== v48 ==
Design cu_engine, start of the top module:
module cu_engine (
    input  clk, nrst,
    input  [71:0] filter, 
    input  [23:0] data_in,
    input  [ 8:0] pe_en_ctrl,
    output [15:0] pe_out
);
make LEC_CHECK=0 ABC_AREA=0 CAP_MARGIN=25 CELL_PAD_IN_SITES_GLOBAL_PLACEMENT=3 CORE_MARGIN=2 CORE_UTILIZATION=40 CTS_CLUSTER_DIAMETER=83 GPL_TIMING_DRIVEN=1 HOLD_SLACK_MARGIN=0.1 MIN_ROUTING_LAYER=met2 SLEW_MARGIN=20 TNS_END_PERCENT=80 finish   # period 5.24 ns
run.sh (not shown) runs the stock make flow with config.mk's settings and CLKGATE_MAP_FILE=.
[v48] flow finished | final checks: failed | reasons: setup timing
## Diff of input files: v9 against v48
Settings: GPL_TIMING_DRIVEN removed (was 1); HOLD_SLACK_MARGIN removed (was 0.1); MIN_ROUTING_LAYER removed (was met2); CAP_MARGIN changed from 25 to 20; ABC_AREA removed (was 0); CORE_UTILIZATION changed from 40 to 66; CTS_CLUSTER_DIAMETER removed (was 83); TNS_END_PERCENT removed (was 80); CELL_PAD_IN_SITES_GLOBAL_PLACEMENT removed (was 3); the clock period (ns, I/O delays scaled along) changed from 5.24 to 5.08.
==> results <==
v9 -> stages 100% | layout checks FAIL | setup timing. As far as total power is concerned, v48 and v9 perform about the same. Non-clock buffer area fraction after layout of v48 is on par with v9. The run with more routed wire is v48, not v9. [compare] base=v48 new=v9: DRC violation total after the first TritonRoute iteration fell about 70%; final RePlAce weighted congestion fell 4.2%. From v48 to v9 the numbers moved as follows: inserted tap cell count now sits lower; final area now sits lower. Looking at chip height, v9 sits below v48. Going from v48 to v9, the proportion of power drawn by the clock network was found to have gone down by 0.6 points. Detailed-router iteration count before antenna repair: v9 vs v48 identical. On v9: least setup slack across all paths after layout is 0.12 ns lower than what v48 gave.
Setup changes, v9 to v25
Settings: an added ABC_AREA of 1; an added PLACE_DENSITY of 0.37; an added CTS_CLUSTER_SIZE of 100; a change of CORE_UTILIZATION from 66 to 71; a change of the clock period (ns, I/O delays scaled along) from 5.08 to 5.02.
==> results <==
v25: all stages done; final checks FAILED (setup timing).
Data arrival at the endpoint of the critical path, v25 and v9: larger value in v9
When the final numbers for v25 and v9 were put side by side, the core footprint turned out to be greater in v9.
v25 vs v9, net count reported at finish went up by 813.
v25 — part of the power in registers 1.6 points lower, v9 as reference
The maximum number of pins on one net before global-route repair of v25 and that of v9 are within noise of each other.


## run 1
Starting RTL as in the previous note.
clock: 3.55 ns
lec_check: 0
cap_margin: 20
cell_pad_in_sites_detail_placement: 0
cell_pad_in_sites_global_placement: 3
core_aspect_ratio: 0.91
core_margin: 2
core_utilization: 32
cts_cluster_diameter: 222
cts_cluster_size: 98
gpl_routability_driven: 0
gpl_timing_driven: 0
max_routing_layer: met5
min_routing_layer: met1
setup_slack_margin: -0.33
slew_margin: 0
tns_end_percent: 15
| run 1 | all stages done | FAIL | setup timing |
Changes in run 2 relative to run 1:
- a change of CORE_UTILIZATION from 32 to 16
- a change of SETUP_SLACK_MARGIN from -0.33 to 0.59
- an added ABC_AREA of 1
Findings:
Run 2 and run 1 ended up with nearly the same power attributed to the clock group. Layout checks on run 1: not met. Flow itself completed; violations: setup timing. In run 2 the implementation ran to completion but is not tape-out ready, as the final checks report setup timing. On static leakage: run 2 sits above run 1. When run 2 is set beside run 1, its depth of the worst register-to-register path turns out to be 4 larger. Relative to run 1, total via count in the routed design has gone up in run 2.
#### Input delta (run 3 over run 2)
- changing SLEW_MARGIN from 0 to 20
- changing SETUP_SLACK_MARGIN from 0.59 to 0.21
- changing CORE_UTILIZATION from 16 to 32
- changing TNS_END_PERCENT from 15 to 60
- changing MAX_ROUTING_LAYER from met5 to met4
- changing CTS_CLUSTER_DIAMETER from 222 to 210
- changing CAP_MARGIN from 20 to 15
- changing MIN_ROUTING_LAYER from met1 to met2
- removing CTS_CLUSTER_SIZE (formerly 98)
- changing the clock period (ns, I/O delays scaled along) from 3.55 to 10.6
--- outcome ---
- Run 3 finished end to end and its layout was clean on timing, DRC and antenna.
- Run 3: clock group share of total power higher than run 2
- Between run 3 and run 2, the number of antenna diodes is higher for run 3.
- Between run 3 and run 2, it is run 3 whose post-layout instance count excluding filler cells is lower, by about 20%.
- Between run 2 and run 3, met3 layer wire length in the routed design increased.
- Compared run 3 vs run 2, and number of DRC markers after the initial detailed-route iteration is up in run 3.
- Placement-stage cell area (run 3 / run 2): 0.941
- Run 3: clock power lower than run 2
- Re number of global-route vias before repair: run 3 and run 2 aren't equal, and the higher value belongs to run 3.
--- input diff run 3..run 4 ---
- CAP_MARGIN: 15 -> 20
- MIN_ROUTING_LAYER: met2 -> unset
- CELL_PAD_IN_SITES_DETAIL_PLACEMENT: 0 -> unset
- MAX_ROUTING_LAYER: met4 -> unset
- CELL_PAD_IN_SITES_GLOBAL_PLACEMENT: 3 -> unset
- CTS_CLUSTER_DIAMETER: 210 -> unset
- TNS_END_PERCENT: 60 -> unset
- SETUP_SLACK_MARGIN: 0.21 -> unset
- CORE_ASPECT_RATIO: 0.91 -> unset
- GPL_ROUTABILITY_DRIVEN: 0 -> unset
- GPL_TIMING_DRIVEN: 0 -> unset
- CORE_UTILIZATION: 32 -> 51
- ABC_AREA: 1 -> unset
- the clock period (ns, I/O delays scaled along): 10.6 -> 5.78
Findings:
- The final report for run 4 shows a completed flow and a layout that fails verification, specifically setup timing.
- Diff run 3 -> run 4: clock insertion delay at the later pin of the skew report shows a reduction of 0.02 ns, post-synthesis xor/xnor area fraction shows an increase of 1.8 points.
- When the final numbers for run 4 and run 3 were put side by side, the worst setup margin turned out to be greater in run 3.
- From run 3 to run 4 the numbers moved as follows: total power increased by 0.0066 W relative to the old numbers, final tally of hold violations closely matched the old numbers, combined buffer and inverter count along the critical path increased by 2 relative to the old numbers.


lane 1:
Starting RTL as in the previous note.
clock: 3.37 ns
lec_check: 0
cap_margin: 20
core_margin: 2
core_utilization: 72
cts_cluster_diameter: 68
cts_cluster_size: 41
max_routing_layer: met4
place_density: 0.66
setup_slack_margin: 0.23
slew_margin: 20
Lane 1: it failed during global routing (5_1_grt), and the tool reported DPL-0038.
Setup changes, lane 1 to lane 2
--- a/flow/config.mk
+++ b/flow/config.mk
@@ -9,8 +9,3 @@
 export CORE_MARGIN = 2
-export CORE_UTILIZATION = 72
-export CTS_CLUSTER_DIAMETER = 68
-export CTS_CLUSTER_SIZE = 41
-export MAX_ROUTING_LAYER = met4
-export PLACE_DENSITY = 0.66
-export SETUP_SLACK_MARGIN = 0.23
+export CORE_UTILIZATION = 44
 export SLEW_MARGIN = 20
==> flow/constraint.sdc <==
create_clock -name core_clock -period 6.07 [get_ports {clk}]
set_input_delay 1.2140 -clock core_clock [delete_from_list [all_inputs] [get_ports {clk}]]
set_output_delay 1.2140 -clock core_clock [all_outputs]
set_load 0.01 [all_outputs]
### Flow results
Every stage of the flow completed for lane 2, and the final layout passed the timing, design-rule and antenna checks.
Die area in lane 2 is about 60% above lane 1.
Compare lane 1 and lane 2 | post-CTS setup buffer count higher: lane 1
Die extent in x came out higher on lane 2 than on lane 1.
Delta (lane 2 minus lane 1): average cell area after synthesis comparable; area inside the core boundary now larger; number of hold buffers added after CTS comparable; flip-flop and latch count after synthesis comparable.
Lane 2 vs lane 1 — total placed instance area dropped 0.0036 mm².
Input-level comparison between lane 3 and lane 2:
--- a/flow/config.mk
+++ b/flow/config.mk
@@ -9,3 +9,5 @@
 export CORE_MARGIN = 2
-export CORE_UTILIZATION = 44
+export CORE_UTILIZATION = 66
+export CTS_CLUSTER_DIAMETER = 148
+export CTS_CLUSTER_SIZE = 98
 export SLEW_MARGIN = 20
==> flow/constraint.sdc <==
create_clock -name core_clock -period 6.2 [get_ports {clk}]
set_input_delay 1.2400 -clock core_clock [delete_from_list [all_inputs] [get_ports {clk}]]
set_output_delay 1.2400 -clock core_clock [all_outputs]
set_load 0.01 [all_outputs]
Notes after the runs:
- Slack of the worst reg-to-reg path, lane 2 and lane 3: larger value in lane 3
- Between lane 2 and lane 3, worst setup timing slack at the placement stage is lower for lane 2, lane 3 comes in above that.
- Cmp lane 2 and lane 3 / via density per instance / lower: lane 2
- The clock buffer and inverter area fraction after layout was comparable across lane 2 and lane 3.
- Lane 3 vs lane 2, worst setup slack went up by 0.076 ns.
- Worst clock skew: lane 2 vs lane 3, no meaningful difference
- Measured against each other, lane 2 and lane 3 differ in total power, the lower figure coming from lane 3.
- When lane 3 is measured against lane 2, its final-layout clock buffer total turns out 1 higher.
- Between lane 3 and lane 2, it is lane 3 whose part of the total power dissipated in combinational logic is lower, by 0.8 points.
- Number of nets at floorplan: lane 2 vs lane 3 identical


JK:
Starting RTL as in the previous note.
Settings: LEC_CHECK=0, CAP_MARGIN=15, CORE_MARGIN=2, CORE_UTILIZATION=61, CTS_CLUSTER_DIAMETER=362, CTS_CLUSTER_SIZE=61, MAX_ROUTING_LAYER=met4, SETUP_SLACK_MARGIN=1.0, SLEW_MARGIN=20; clock period 3.99 ns.
JK finished every stage; the final checks, however, were not passed, the failures being negative setup slack.
Here is what was changed in the inputs of MS compared with JK.
- swapping 61 for 11 in CORE_UTILIZATION
- clearing CTS_CLUSTER_SIZE, which used to be 61
- swapping 15 for 20 in CAP_MARGIN
- clearing MAX_ROUTING_LAYER, which used to be met4
- clearing CTS_CLUSTER_DIAMETER, which used to be 362
- clearing SETUP_SLACK_MARGIN, which used to be 1.0
- swapping 3.99 for 7.95 in the clock period (ns, I/O delays scaled along)
--- outcome ---
MS | stages: all done | timing, DRC, antenna: all pass
MS vs. JK: clock network latency to the later pin of the worst-skew pair went up by 20 ps.
Compared with JK, MS shows number of non-clock buffers that has gone down by more than half.
JK → MS: met2 wire length -about 11%, buffer-and-inverter tally for the worst setup path has decreased, total power has decreased.
Sequential power ended up about 50% lower on MS than on JK.
JK reports its worst-path cell with the longest stage delay as fa_1 while MS reports clkdlybuf4s50_1.
Taking JK as the reference, in MS final design utilization fell 71 points; core area rose 200000 sq um; buffering overhead fell 12 points; final area fell 11%; footprint of the flip-flops and latches fell about 0.7%.


Setup of north:
Starting RTL as in the previous note.
==> flow/config.mk <==
export PLATFORM = sky130hd
export DESIGN_NAME = cu_engine
export DESIGN_NICKNAME = cu_engine
export VERILOG_FILES = /design/flow/design.v
export SDC_FILE = /design/flow/constraint.sdc
export NUM_CORES = 4
export LEC_CHECK = 0
export ABC_AREA = 1
export CAP_MARGIN = 0
export CELL_PAD_IN_SITES_DETAIL_PLACEMENT = 1
export CELL_PAD_IN_SITES_GLOBAL_PLACEMENT = 3
export CORE_ASPECT_RATIO = 0.91
export CORE_MARGIN = 2
export CORE_UTILIZATION = 32
export GPL_ROUTABILITY_DRIVEN = 1
export GPL_TIMING_DRIVEN = 1
export MAX_ROUTING_LAYER = met4
export MIN_ROUTING_LAYER = met1
export SETUP_SLACK_MARGIN = 0.84
export SLEW_MARGIN = 20
export TNS_END_PERCENT = 50
==> flow/constraint.sdc <==
create_clock -name core_clock -period 3.55 [get_ports {clk}]
set_input_delay 0.7100 -clock core_clock [delete_from_list [all_inputs] [get_ports {clk}]]
set_output_delay 0.7100 -clock core_clock [all_outputs]
set_load 0.01 [all_outputs]
The flow completed for north, but it is not clean: the layout still shows negative setup slack.
#### Input delta (south over north)
- a deleted SETUP_SLACK_MARGIN that had been 0.84
- a deleted CORE_ASPECT_RATIO that had been 0.91
- a deleted CELL_PAD_IN_SITES_GLOBAL_PLACEMENT that had been 3
- a deleted GPL_TIMING_DRIVEN that had been 1
- a deleted GPL_ROUTABILITY_DRIVEN that had been 1
- a deleted CELL_PAD_IN_SITES_DETAIL_PLACEMENT that had been 1
- a deleted MIN_ROUTING_LAYER that had been met1
- a deleted ABC_AREA that had been 1
- a deleted TNS_END_PERCENT that had been 50
- a change of CAP_MARGIN from 0 to 20
- a change of CORE_UTILIZATION from 32 to 65
- a change of the clock period (ns, I/O delays scaled along) from 3.55 to 5.19
--- outcome ---
- No crash in south: every stage finished, but the layout fails its final checks due to negative setup slack.
- Relative to north, the well tap count measured on south has decreased by more than half.
- When south is set beside north, its total number of cells along the worst setup path turns out to be 1 smaller.
- The run showing the greater relative max-transition margin is south.
- Mapped cell area sits lower in south than in north.
- Going from north to south, number of cells in the yosys synthesis report shrank by about 26%, floorplan row count lost 29%.
Modified inputs, east compared to south
- putting PLACE_DENSITY at 0.66 where nothing was set
- swapping 65 for 72 in CORE_UTILIZATION
- putting SETUP_SLACK_MARGIN at 0.4 where nothing was set
- putting HOLD_SLACK_MARGIN at -0.09 where nothing was set
- putting CTS_CLUSTER_DIAMETER at 202 where nothing was set
- putting CTS_CLUSTER_SIZE at 41 where nothing was set
### Flow results
Although east finished all stages, its layout failed final checks on negative setup slack. Summary of east over south: worst setup slack decreased by 180 ps relative to the old numbers, required time at the worst-slack endpoint ~0 delta. Delta (east minus south): global-route usage climbed 5.9 points; post-synthesis to final-layout area growth saw an increase.
Changes in west relative to east:
- an added GPL_ROUTABILITY_DRIVEN of 0
- a deleted SETUP_SLACK_MARGIN that had been 0.4
- a deleted CTS_CLUSTER_DIAMETER that had been 202
- a deleted PLACE_DENSITY that had been 0.66
- a deleted HOLD_SLACK_MARGIN that had been -0.09
- an added TNS_END_PERCENT of 10
- a deleted CTS_CLUSTER_SIZE that had been 41
- an added ABC_AREA of 1
- a deleted MAX_ROUTING_LAYER that had been met4
- a change of the clock period (ns, I/O delays scaled along) from 5.19 to 3.7
### Flow results
west: flow complete, layout not clean; failing: negative setup slack. Summary of west over east: clock power rose by 52%; clock-buffer cell count decreased by 1 relative to the old numbers. west ended with more cell count along the critical path than east. Delta(via count, west - east) > 0. Of west and east, it is west that has the higher number of antenna repair diodes. From east to west the numbers moved as follows: clock latency on the worst-skew pair increased by 30 ps relative to the old numbers, wire length of the first global-routing pass moved up. Row number of global-route vias before repair: west higher / east lower. Measured against each other, west and east differ in area of the synthesized netlist per yosys stat, the higher figure coming from west. As of west, post-route met1 wirelength had risen by more than 10% compared to east. [west] synthesis-to-layout area growth rose 2.9 points relative to east.
> inputs changed (west -> middle)
- SETUP_SLACK_MARGIN newly set to 1.08
- CAP_MARGIN changed from 20 to 40
- CTS_CLUSTER_SIZE newly set to 10
- In middle the implementation ran to completion but is not tape-out ready, as the final checks report negative setup slack.
- Yosys stat cell total: middle vs west — no meaningful difference
- Number of filler instances in the final layout (middle over west): decrease, 74
- On die size, west and middle are neck and neck.
- middle: maximum fanout encountered on the critical timing path is 1 lower than what west reported.
- Cell-internal power on middle is up relative to west.
- On power density normalized to cell area: between west and middle, it ends up higher for middle.
- Diff west and middle: hold slack higher in middle
- In middle relative to west, first-pass GRT wire length had gone up by a few percent.
- Comparing the two runs side by side, middle comes out behind west on total number of vias.
- middle vs west, critical path capture point: pe_out[12] vs pe_out[9]


Starting RTL as in the previous note.
Settings: LEC_CHECK=0, ABC_AREA=1, CAP_MARGIN=15, CELL_PAD_IN_SITES_DETAIL_PLACEMENT=0, CELL_PAD_IN_SITES_GLOBAL_PLACEMENT=3, CORE_ASPECT_RATIO=0.91, CORE_MARGIN=2, CORE_UTILIZATION=25, CTS_CLUSTER_DIAMETER=285, GPL_ROUTABILITY_DRIVEN=0, GPL_TIMING_DRIVEN=1, MAX_ROUTING_LAYER=met4, MIN_ROUTING_LAYER=met2, SETUP_SLACK_MARGIN=0.21, SLEW_MARGIN=20, TNS_END_PERCENT=60; clock period 10.6 ns.
The first run completed without violations.
Rerun with:
- ABC_AREA: 1 -> unset
- CAP_MARGIN: 15 -> 20
- CELL_PAD_IN_SITES_GLOBAL_PLACEMENT: 3 -> 0
- CORE_UTILIZATION: 25 -> 60
- CTS_CLUSTER_DIAMETER: 285 -> unset
- CTS_CLUSTER_SIZE: unset -> 49
- MAX_ROUTING_LAYER: met4 -> met5
- MIN_ROUTING_LAYER: met2 -> met1
- SETUP_SLACK_MARGIN: 0.21 -> unset
- TNS_END_PERCENT: 60 -> unset
- clock period: 10.6 -> 2.13 ns (I/O delays scaled with it)
Effect: The new run ran to the end with violations: negative setup slack; sequential share of layout area fell by 1.5 points; cell count fell by about a fifth; setup slack degrades by 6000 ps; core utilization rose by 57 points.
Rerun with:
- CELL_PAD_IN_SITES_GLOBAL_PLACEMENT: 0 -> 3
- CORE_MARGIN: 2 -> 3
- CTS_CLUSTER_SIZE: 49 -> unset
=> Now the flow did not get past 3_1_place_gp_skip_io (GPL-0301); die size came out higher by 1.9%; synthesized cell count is unchanged; synthesized area stays the same.
Rerun with:
- CELL_PAD_IN_SITES_DETAIL_PLACEMENT: 0 -> unset
- CELL_PAD_IN_SITES_GLOBAL_PLACEMENT: 3 -> unset
- CORE_ASPECT_RATIO: 0.91 -> unset
- CORE_MARGIN: 3 -> 2
- CORE_UTILIZATION: 60 -> 40
- GPL_ROUTABILITY_DRIVEN: 0 -> unset
- GPL_TIMING_DRIVEN: 1 -> unset
- MAX_ROUTING_LAYER: met5 -> unset
- MIN_ROUTING_LAYER: met1 -> unset
- clock period: 2.13 -> 6.2 ns (I/O delays scaled with it)
=> With this change the flow completed with no timing, DRC or antenna violations. Synthesized area is unchanged. Die size came out higher by well over a third. Synthesized cell count does not change.
Power figures rest on the tool's default switching activity, not on a simulated workload.
